==> try-fjord: inputs <==
==> flow/design.v <==
module joinC #(parameter N = 5)(
	input [N - 1 : 0] valid_in,
	output reg  [N - 1 : 0] ready_in,
	output valid_out,
	input ready_out
);
	assign valid_out = &valid_in; 
	reg[N - 1 : 0] singleValid;
	integer i, j;
	always @(*)begin
		for(i = 0; i < N; i = i + 1)begin
			singleValid[i] = 1;
			for(j = 0; j < N; j = j + 1)
				if(i != j)
					singleValid[i] = singleValid[i] & valid_in[j];
		end
		for(i = 0; i < N; i = i + 1)begin
			ready_in[i] = singleValid[i] & ready_out;
		end
	end
endmodule
module OEHB #(parameter INPUTS = 1,
		parameter OUTPUTS = 1,
		parameter DATA_IN_SIZE = 32,
		parameter DATA_OUT_SIZE = 32)
	(
		input clk,
		input rst,
		input [INPUTS * (DATA_IN_SIZE)- 1 : 0]data_in_bus,
		input [INPUTS - 1 : 0]valid_in_bus,
		output [INPUTS - 1 : 0] ready_in_bus,
		output [OUTPUTS * (DATA_OUT_SIZE) - 1 : 0]data_out_bus,
		output reg [OUTPUTS - 1 : 0]valid_out_bus,
		input 	[OUTPUTS - 1 : 0] ready_out_bus
);
	wire reg_en;
	reg [DATA_IN_SIZE - 1 : 0] data_reg;
	always@(posedge clk, posedge rst)
		if(rst)
			valid_out_bus[0] <= 0;
		else
			valid_out_bus[0] <= valid_in_bus[0] | ~ready_in_bus[0];
	always@(posedge clk, posedge rst)
		if(rst)
			data_reg <= 0;
		else if(reg_en)
			data_reg <= data_in_bus[0 * DATA_IN_SIZE +: DATA_IN_SIZE];
	assign data_out_bus[0 * DATA_OUT_SIZE +: DATA_OUT_SIZE] = data_reg;
	assign ready_in_bus[0] = ~valid_out_bus[0] | ready_out_bus[0];
	assign reg_en = ready_in_bus[0] & valid_in_bus[0];
endmodule
module delay_buffer #(parameter SIZE = 32) (
	input clk, rst,
	input valid_in, ready_in,
	output valid_out
);
	reg [SIZE - 1 : 0] shift_reg;
	always @(posedge clk)begin
		if(ready_in | rst)
			shift_reg[0] <= valid_in;
	end
	always @(posedge clk)begin
		if(rst)
			shift_reg[SIZE - 1 : 1] <= 0;
		else if(ready_in)
			shift_reg[SIZE - 1 : 1] <= shift_reg[SIZE - 2 : 0];
	end
	assign valid_out = shift_reg[SIZE - 1];
endmodule
module mul_4_stage (
	input clk, ce,
	input[31 : 0] a,
	input [31 : 0] b,
	output [31 : 0] p
);
	reg [31 : 0] a_reg, b_reg, q0, q1, q2;
	wire [63 : 0] mul_wire;
	assign mul_wire = a_reg * b_reg;
	wire [31 : 0] mul;
	assign mul = mul_wire[31 : 0];
	always @(posedge clk)
		if(ce)begin
			a_reg <= a;
			b_reg <= b;
			q0 <= mul;
			q1 <= q0;
			q2 <= q1;
		end
	assign p = q2;
endmodule
module mul_op #(parameter INPUTS = 2,
		parameter OUTPUTS = 1,
		parameter DATA_IN_SIZE = 32,
		parameter DATA_OUT_SIZE = 32)
		(
		input clk,
		input rst,
		input [INPUTS * (DATA_IN_SIZE)- 1 : 0]data_in_bus,
		input [INPUTS - 1 : 0]valid_in_bus,
		output [INPUTS - 1 : 0] ready_in_bus,
		output [OUTPUTS * (DATA_OUT_SIZE) - 1 : 0]data_out_bus,
		output [OUTPUTS - 1 : 0]valid_out_bus,
		input 	[OUTPUTS - 1 : 0] ready_out_bus
);
	localparam LATENCY = 4;
	wire [2 * DATA_OUT_SIZE - 1 : 0] temp_result;
	wire join_valid;
	wire buff_valid, oehb_valid, oehb_ready;
	wire oehb_dataOut, oehb_datain;
	joinC #(.N(INPUTS)) add_fork(.valid_in(valid_in_bus), .ready_in(ready_in_bus), .valid_out(join_valid), .ready_out(oehb_ready));
	mul_4_stage multiply_unit (.clk(clk), .ce(oehb_ready), .a(data_in_bus[0 * DATA_IN_SIZE +: DATA_IN_SIZE]), .b(data_in_bus[1 * DATA_IN_SIZE +: DATA_IN_SIZE]), .p(data_out_bus[0 * DATA_OUT_SIZE +: DATA_OUT_SIZE]));
	delay_buffer #(.SIZE(LATENCY - 1))delay_buff(.clk(clk), .rst(rst), .valid_in(join_valid), .ready_in(oehb_ready), .valid_out(buff_valid));
	OEHB #(.INPUTS(1), .OUTPUTS(1), .DATA_IN_SIZE(1), .DATA_OUT_SIZE(1)) oehb_buffer (.clk(clk), .rst(rst),
										 .data_in_bus(1'b0), .valid_in_bus(buff_valid), .ready_in_bus(oehb_ready),
										 .data_out_bus(oehb_dataOut), .valid_out_bus(valid_out_bus[0]), .ready_out_bus(ready_out_bus[0]));
endmodule
==> flow/run.sh <==
#!/bin/bash
# the make line also repeats each setting of config.mk as NAME=value (left out here)
make -C /OpenROAD-flow-scripts/flow DESIGN_CONFIG=/design/flow/config.mk WORK_HOME=/design/flow/orfs CLKGATE_MAP_FILE= finish
==> flow/config.mk <==
export PLATFORM = sky130hd
export DESIGN_NAME = mul_op
export DESIGN_NICKNAME = mul_op
export VERILOG_FILES = /design/flow/design.v
export SDC_FILE = /design/flow/constraint.sdc
export NUM_CORES = 4
export LEC_CHECK = 0
export CAP_MARGIN = 20
export CELL_PAD_IN_SITES_GLOBAL_PLACEMENT = 1
export CORE_MARGIN = 2
export CORE_UTILIZATION = 72
export CTS_CLUSTER_DIAMETER = 27
export MAX_ROUTING_LAYER = met4
export MIN_ROUTING_LAYER = met1
export PLACE_DENSITY_LB_ADDON = 0.19
export SETUP_SLACK_MARGIN = -0.4
export SLEW_MARGIN = 20
==> flow/constraint.sdc <==
create_clock -name core_clock -period 6.06 [get_ports {clk}]
set_input_delay 1.2120 -clock core_clock [delete_from_list [all_inputs] [get_ports {clk}]]
set_output_delay 1.2120 -clock core_clock [all_outputs]
set_load 0.01 [all_outputs]
==> inputs of try-yarrow, as changes to try-fjord <==
Settings changed: CELL_PAD_IN_SITES_GLOBAL_PLACEMENT 1 to unset, CTS_CLUSTER_DIAMETER 27 to 227, MAX_ROUTING_LAYER met4 to unset, MIN_ROUTING_LAYER met1 to unset, PLACE_DENSITY_LB_ADDON 0.19 to unset, SETUP_SLACK_MARGIN -0.4 to unset.
==> flow/constraint.sdc (replaced) <==
create_clock -name core_clock -period 3.52 [get_ports {clk}]
set_input_delay 0.7040 -clock core_clock [delete_from_list [all_inputs] [get_ports {clk}]]
set_output_delay 0.7040 -clock core_clock [all_outputs]
set_load 0.01 [all_outputs]
==> comparison <==
- try-yarrow finished with setup timing left. try-fjord ran to the end with violations: setup timing.
- In sequential cell count, try-fjord and try-yarrow do not differ.
- In try-yarrow the utilization is higher than in try-fjord, by 2.9 points.
- Global-route usage: try-yarrow is higher than try-fjord (2.1 points).
- In try-fjord the setup slack is better than in try-yarrow, by 2.6 ns.
- Against try-yarrow, the first-iteration DRC count of try-fjord is smaller by 34%.
- Critical path depth: try-fjord is higher than try-yarrow (3).
- Die size is the same in try-yarrow and try-fjord.
- Against try-yarrow, the non-clock buffer count of try-fjord is lower by 42.
==> figures <==
metric                                                                  try-yarrow                       try-fjord
Status                                                             failed layout checks            failed layout checks
Reasons for failing layout checks                                     setup timing                    setup timing
Layout clock buffer count                                                       18                              17
Hold path start                                      multiply_unit.q0[2]$_DFFE_PN_  multiply_unit.q1[21]$_DFFE_PN_
Master of the slowest instance on the critical path          sky130_fd_sc_hd__fa_1           sky130_fd_sc_hd__fa_2
Number of global-route vias before repair                                    17140                           16490
Placed cells                                                                  2522                            2487
Routed via count divided by cell count                                       6.192                           5.866
Largest net degree at the start of global routing                              104                              69
Final sum of negative setup slack                                        -78.56 ns                       -12.38 ns
Topmost layer with routed signal wires                                        met5                            met4
Setup fix buffers added after clock tree synthesis                              23                              35
Met2 Routed Length                                                        31.65 mm                        27.78 mm
Count of cells resized by post-cts repair                                       90                              69
Hold slack                                                               0.4232 ns                       0.4221 ns
Worst Path Arrival                                                         7.45 ns                         7.25 ns
Non-clock buffering overhead in the final layout                            12.87%                          11.98%
Via count                                                                    16030                           14950
GR Util met1                                                                50.50%                          49.38%

========
==> inputs of job 1687 <==
// mul_op: RTL as listed in full above, without the edits since
clock: 8.0 ns
lec_check: 0
cap_margin: 40
core_margin: 2
core_utilization: 40
slew_margin: 20
tns_end_percent: 50
run.sh (not shown) runs the stock make flow with config.mk's settings and CLKGATE_MAP_FILE=.
==> inputs of job 3325, as changes to job 1687 <==
--- a/flow/config.mk
+++ b/flow/config.mk
@@ -6,7 +6,6 @@
 export NUM_CORES = 4
 export LEC_CHECK = 0
-export CAP_MARGIN = 40
+export CAP_MARGIN = 20
 export CORE_MARGIN = 2
-export CORE_UTILIZATION = 40
+export CORE_UTILIZATION = 70
 export SLEW_MARGIN = 20
-export TNS_END_PERCENT = 50
==> flow/constraint.sdc (replaced) <==
create_clock -name core_clock -period 6.49 [get_ports {clk}]
set_input_delay 1.2980 -clock core_clock [delete_from_list [all_inputs] [get_ports {clk}]]
set_output_delay 1.2980 -clock core_clock [all_outputs]
set_load 0.01 [all_outputs]
==> inputs of job 864, as changes to job 1687 <==
--- a/flow/config.mk
+++ b/flow/config.mk
@@ -6,7 +6,6 @@
 export NUM_CORES = 4
 export LEC_CHECK = 0
-export CAP_MARGIN = 40
+export CAP_MARGIN = 20
 export CORE_MARGIN = 2
-export CORE_UTILIZATION = 40
+export CORE_UTILIZATION = 57
 export SLEW_MARGIN = 20
-export TNS_END_PERCENT = 50
==> flow/constraint.sdc (replaced) <==
create_clock -name core_clock -period 7.52 [get_ports {clk}]
set_input_delay 1.5040 -clock core_clock [delete_from_list [all_inputs] [get_ports {clk}]]
set_output_delay 1.5040 -clock core_clock [all_outputs]
set_load 0.01 [all_outputs]
==> results <==
Routed wire length, lowest first: job 1687, job 864, job 3325. The highest die area belongs to job 1687, the lowest to job 3325. Job 1687 completed without violations. Job 3325 ran to the end with violations: negative setup slack. Job 864 went through all stages and came out clean. Flip-flop count is the same in job 864 and job 3325. Sequential share of layout area: job 864 > job 1687 > job 3325. The lowest worst hold slack belongs to job 864, the highest to job 1687. Final area, highest first: job 3325, job 1687, job 864. Maximum frequency: job 1687 < job 864 < job 3325. Non-clock buffer count, lowest first: job 1687, job 864, job 3325. Of job 1687 and job 864, job 864 has the higher first-iteration DRC count (gap 12%, measured against job 864).
